==> try-indigo: inputs <==
==> flow/design.v <==
module instruction_decoder (
    input  logic [31:0] instr,
    output logic is_set_height,
    output logic is_set_weight,
    output logic is_calc_bmi,
    output logic is_calc_bmr,
    output logic [31:25] funct7,  
    output logic [31:20] imm,  
    output logic [24:20] rs2,    
    output logic [19:15] rs1,   
    output logic [11:7] rd  
);
    logic [6:0] opcode;
    assign opcode = instr[6:0];
    logic [14:12] w_h;
    assign w_h = instr[14:12];
    assign is_set_height = (opcode == 7'b0001011) & (w_h == 3'b000);
    assign is_set_weight = (opcode == 7'b0001011) & (w_h == 3'b001);
    assign is_calc_bmi   = (opcode == 7'b0001101);
    assign is_calc_bmr   = (opcode == 7'b0001110);
    assign imm = instr[31:20];
    assign rd = instr[11:7];
    assign rs2 = instr[24:20];
    assign rs1 = instr[19:15];
    assign funct7 = (is_calc_bmr)?instr[31:25]:7'b0;
endmodule
module memory (
    input  logic        clk,
    input  logic        reset,
    input  logic        we_height,
    input  logic        we_weight,
    input  logic [4:0]  user_index,
    input  logic [31:0] data_in,
    output logic [31:0] height_out,
    output logic [31:0] weight_out
);
    reg [31:0] mem_height [0:31];
    reg [31:0] mem_weight [0:31];
    always @(posedge clk or posedge reset) begin
         if (reset) begin
           for (int i = 0; i < 32; i++) begin
                mem_height[i] <= 32'd0;     
                mem_weight[i] <= 32'd0;      
            end
        end else begin
            if (we_height) mem_height[user_index] <= data_in;
            if (we_weight) mem_weight[user_index] <= data_in;
        end
    end
    assign height_out = mem_height[user_index];
    assign weight_out = mem_weight[user_index];
endmodule
module alu (
    input logic is_calc_bmi,
    input logic is_calc_bmr,
    input logic [31:0] height,   
    input logic [31:0] weight,   
    input logic [6:0] funct7,    
    output logic [31:0] result
);
    logic [31:0] bmi;
    logic [31:0] bmr;
    logic [31:0] height_mm;
    logic [31:0] height_m2;
    logic [31:0] weight_x10000;  
    logic [5:0] age;
    logic gender;  
    assign gender = funct7[6];
    assign age = funct7[5:0];
    always@(*)begin
        height_mm = height * 10;  
        height_m2 = (height_mm * height_mm) / 10000;  
        weight_x10000 = weight * 10000;
        bmi = 0;
        bmr = 0;
        if (is_calc_bmi) begin
            if (height_m2 != 0)
                bmi = weight_x10000 / height_m2;   
            else
                bmi = 0;
            result = bmi;
        end
        else if (is_calc_bmr) begin
            bmr = (10 * weight) + (625 * height / 100) - (5 * age);
            if (gender)
                bmr = bmr + 5;
            else
                bmr = bmr - 161;
            result = bmr;
        end
        else begin
            result = 0;   
        end
    end
endmodule
module top (
    input  logic        clk,
    input  logic        reset,
    input  logic [31:0] instr,
    output logic [31:0] result
);
    logic is_set_height;
    logic is_set_weight;
    logic is_calc_bmi;
    logic is_calc_bmr;
    logic [31:25] gender_age;
    logic [31:20] imm;  
    logic [24:20] rs2;    
    logic [19:15] rs1;   
    logic [11:7] rd;  
    logic [31:0] height_out;
    logic [31:0] weight_out;
    logic [31:0] alu_result;
    logic [4:0]  user_index;
    instruction_decoder u_decoder(.instr(instr),
        .is_set_height(is_set_height),
        .is_set_weight(is_set_weight),
        .is_calc_bmi(is_calc_bmi),
        .is_calc_bmr(is_calc_bmr),
        .funct7(gender_age),  
        .imm(imm),  
        .rs2(rs2),    
        .rs1(rs1),   
        .rd(rd)  
        );
    logic [31:0] imm_extended;
    assign imm_extended = {{20{imm[31]}}, imm};  
    assign user_index = (is_set_height | is_set_weight) ? rd : rs1;
    memory user_memory(.clk(clk),
        .reset(reset),
        .we_height(is_set_height),
        .we_weight(is_set_weight),
        .user_index(user_index),
        .data_in(imm_extended),
        .height_out(height_out),
        .weight_out(weight_out));
    alu health_alu (
        .is_calc_bmi(is_calc_bmi),
        .is_calc_bmr(is_calc_bmr),
        .height(height_out),
        .weight(weight_out),
        .funct7(gender_age),
        .result(alu_result)
    );
    always @(posedge clk or posedge reset) begin
        if (reset)
            result <= 32'd0;
        else
            result <= alu_result;
    end
endmodule
==> flow/run.sh <==
#!/bin/bash
# the make line also repeats each setting of config.mk as NAME=value (left out here)
make -C /OpenROAD-flow-scripts/flow DESIGN_CONFIG=/design/flow/config.mk WORK_HOME=/design/flow/orfs CLKGATE_MAP_FILE= finish
==> flow/config.mk <==
export PLATFORM = sky130hd
export DESIGN_NAME = top
export DESIGN_NICKNAME = top
export VERILOG_FILES = /design/flow/design.v
export SDC_FILE = /design/flow/constraint.sdc
export NUM_CORES = 4
export LEC_CHECK = 0
export ABC_AREA = 0
export CAP_MARGIN = 20
export CELL_PAD_IN_SITES_DETAIL_PLACEMENT = 1
export CORE_MARGIN = 2
export CORE_UTILIZATION = 40
export GPL_ROUTABILITY_DRIVEN = 0
export GPL_TIMING_DRIVEN = 0
export HOLD_SLACK_MARGIN = 0.2
export MIN_ROUTING_LAYER = met2
export SETUP_SLACK_MARGIN = 5.0
export SLEW_MARGIN = 20
==> flow/constraint.sdc <==
create_clock -name core_clock -period 250.0 [get_ports {clk}]
set_input_delay 50.0000 -clock core_clock [delete_from_list [all_inputs] [get_ports {clk}]]
set_output_delay 50.0000 -clock core_clock [all_outputs]
set_load 0.01 [all_outputs]
==> try-raven: changes against try-indigo <==
==> flow/config.mk (replaced) <==
export PLATFORM = sky130hd
export DESIGN_NAME = top
export DESIGN_NICKNAME = top
export VERILOG_FILES = /design/flow/design.v
export SDC_FILE = /design/flow/constraint.sdc
export NUM_CORES = 4
export LEC_CHECK = 0
export CAP_MARGIN = 20
export CORE_MARGIN = 2
export CORE_UTILIZATION = 40
export SLEW_MARGIN = 20
==> flow/constraint.sdc (replaced) <==
create_clock -name core_clock -period 240.0 [get_ports {clk}]
set_input_delay 48.0000 -clock core_clock [delete_from_list [all_inputs] [get_ports {clk}]]
set_output_delay 48.0000 -clock core_clock [all_outputs]
set_load 0.01 [all_outputs]
==> results.tsv <==
stage	metric	value	unit
clock_tree	post-CTS setup buffers	0	
placement	DP Area	0.116	sq mm
status	status	complete, no violations	
global_routing	GR Util met1	37.5	%
placement	Placement Setup Slack	-0.669	ns
clock_tree	post-cts resize count	3	
The numbers above come from try-raven.

==> results.tsv <==
stage	metric	value	unit
status	status	stopped before the end	
status	stopping stage	global routing (5_1_grt)	
status	Stop Error	[ERROR GRT-0116] Global routing finished with congestion. Check the congestion regions in the DRC Viewer.	
placement	Placement Setup Slack	-32.83	ns
The numbers above come from try-indigo.



==> inputs of v27 <==
RTL: the design.v shown in full above, as it stands there.
export LEC_CHECK = 0
export CAP_MARGIN = 20
export CELL_PAD_IN_SITES_GLOBAL_PLACEMENT = 0
export CORE_MARGIN = 2
export CORE_UTILIZATION = 68
export CTS_CLUSTER_DIAMETER = 330
export CTS_CLUSTER_SIZE = 34
export MAX_ROUTING_LAYER = met5
export SLEW_MARGIN = 20
create_clock -name core_clock -period 171.0 [get_ports {clk}]
run.sh (not shown) runs the stock make flow with config.mk's settings and CLKGATE_MAP_FILE=.
==> inputs of v6, as changes to v27 <==
Settings changed: ABC_AREA set to 1, CELL_PAD_IN_SITES_DETAIL_PLACEMENT set to 1, CELL_PAD_IN_SITES_GLOBAL_PLACEMENT 0 to unset, CORE_UTILIZATION 68 to 40, CTS_CLUSTER_DIAMETER 330 to unset, CTS_CLUSTER_SIZE 34 to unset, GPL_TIMING_DRIVEN set to 0, HOLD_SLACK_MARGIN set to 0.2, MAX_ROUTING_LAYER met5 to unset, SETUP_SLACK_MARGIN set to 5.0.
==> flow/constraint.sdc (replaced) <==
create_clock -name core_clock -period 250.0 [get_ports {clk}]
set_input_delay 50.0000 -clock core_clock [delete_from_list [all_inputs] [get_ports {clk}]]
set_output_delay 50.0000 -clock core_clock [all_outputs]
set_load 0.01 [all_outputs]
==> inputs of v14, as changes to v27 <==
Settings changed: CORE_UTILIZATION 68 to 43, CTS_CLUSTER_DIAMETER 330 to 399, CTS_CLUSTER_SIZE 34 to unset, PLACE_DENSITY_LB_ADDON set to 0.07.
==> flow/constraint.sdc (replaced) <==
create_clock -name core_clock -period 143.0 [get_ports {clk}]
set_input_delay 28.6000 -clock core_clock [delete_from_list [all_inputs] [get_ports {clk}]]
set_output_delay 28.6000 -clock core_clock [all_outputs]
set_load 0.01 [all_outputs]
==> qor summary <==
item                                                                                                      v6                       v27                                        v14
Capturing point of the worst reg2reg path                                                result[0]$_DFF_PP0_                         -                        result[0]$_DFF_PP0_
Fillers                                                                                                39874                         -                                      21931
Storage element area                                                                               20000 µm²                         -                                  20000 µm²
Required arrival time at the worst endpoint                                                        250.57 ns                         -                                  143.60 ns
Wire length per cell                                                                                 22.7 µm                         -                                    22.8 µm
Tap cell count                                                                                          3978                         -                                       3384
Status                                                                              timing/DRC/antenna clean            did not finish                 complete, but fails checks
Stage where the flow stopped                                                                               -  global routing (5_1_grt)                                          -
Reasons for failing layout checks                                                                          -                         -                               setup timing
Placeable core region                                                                             303000 µm²                162000 µm²                                 257000 µm²
Worst Hold Endpoint                                                 user_memory.mem_weight[0][1]$_DFFE_PP0P_                         -  user_memory.mem_weight[21][2]$_DFFE_PP0P_
Launching element of the worst setup path                                                           instr[1]                         -                                   instr[5]
Fraction of synthesized cell area taken by the top area cell type                                      16.4%                     18.1%                                      18.1%
Total of cells resized after clock tree synthesis                                                          0                       479                                        445
Launch point of the worst reg-to-reg path                          user_memory.mem_height[31][4]$_DFFE_PP0P_                         -  user_memory.mem_height[27][0]$_DFFE_PP0P_
Crit. path cell count                                                                                    864                         -                                        964
Wire length on met1                                                                                   214 mm                         -                                     201 mm


==> build 86: inputs <==
Starts from the design.v that is shown in full above.
export LEC_CHECK = 0
export CAP_MARGIN = 20
export CELL_PAD_IN_SITES_GLOBAL_PLACEMENT = 0
export CORE_MARGIN = 2
export CORE_UTILIZATION = 58
export CTS_CLUSTER_DIAMETER = 28
export MAX_ROUTING_LAYER = met5
export PLACE_DENSITY_LB_ADDON = 0.07
export SLEW_MARGIN = 20
create_clock -name core_clock -period 181.0 [get_ports {clk}]
==> inputs of build 53, as changes to build 86 <==
- CELL_PAD_IN_SITES_GLOBAL_PLACEMENT: 0 -> unset
- CORE_UTILIZATION: 58 -> 40
- CTS_CLUSTER_DIAMETER: 28 -> unset
- MAX_ROUTING_LAYER: met5 -> unset
- PLACE_DENSITY_LB_ADDON: 0.07 -> unset
==> flow/constraint.sdc (replaced) <==
create_clock -name core_clock -period 250.0 [get_ports {clk}]
set_input_delay 50.0000 -clock core_clock [delete_from_list [all_inputs] [get_ports {clk}]]
set_output_delay 50.0000 -clock core_clock [all_outputs]
set_load 0.01 [all_outputs]
==> inputs of build 59, as changes to build 86 <==
- CELL_PAD_IN_SITES_GLOBAL_PLACEMENT: 0 -> unset
- CORE_UTILIZATION: 58 -> 11
- CTS_CLUSTER_DIAMETER: 28 -> unset
- MAX_ROUTING_LAYER: met5 -> unset
- PLACE_DENSITY_LB_ADDON: 0.07 -> unset
==> flow/constraint.sdc (replaced) <==
create_clock -name core_clock -period 258.0 [get_ports {clk}]
set_input_delay 51.6000 -clock core_clock [delete_from_list [all_inputs] [get_ports {clk}]]
set_output_delay 51.6000 -clock core_clock [all_outputs]
set_load 0.01 [all_outputs]
==> results_slide.txt <==
Implementation Results

Floorplanning
  – Cell row count: 160
  – Width of the die: ~440 µm
  – Initial cell density of the core: 0.5837

Outcome
  – Status: aborted with a tool error
  – Stopping stage: 5_1_grt
  – First logged error message: [ERROR GRT-0116] Global routing finished with congestion. Check the congestion regions in the DRC Viewer.

GRT
  – Met3 routing resource usage after global routing: 0.4378
  – GRT Residual Overflow: 350

Placement
  – Pre-CTS setup slack: -15.17 ns
  – Global placer's final weighted congestion: about 1.1
  – Placed insts: 19,320

Clock network
  – # Post-CTS Setup Buffers: 319
-- figures above: build 86

==> results_slide.txt <==
Physical Implementation Snapshot

Placement
  – Pre-CTS setup slack: -0.2997 ns
  – Global placer's final weighted congestion: 0.9764

Outcome
  – Status: complete, no violations

Floorplanning
  – Initial cell density of the core: 0.4017
  – Width of the die: 530.5 µm

GRT
  – Met3 routing resource usage after global routing: 0.03880
  – GRT Residual Overflow: 0
-- figures above: build 53

==> results_slide.txt <==
Physical Implementation Snapshot

Outcome
  – Status: complete, no violations

Placement
  – Global placer's final weighted congestion: 0.9492
  – Pre-CTS setup slack: -0.01430 ns

Floorplanning
  – Cell row count: 368
  – Initial cell density of the core: 0.1104
  – Width of the die: 1008 µm

GRT
  – GRT Residual Overflow: 0
  – Met3 routing resource usage after global routing: 0.01289

Clock network
  – # Post-CTS Setup Buffers: 0
-- figures above: build 59

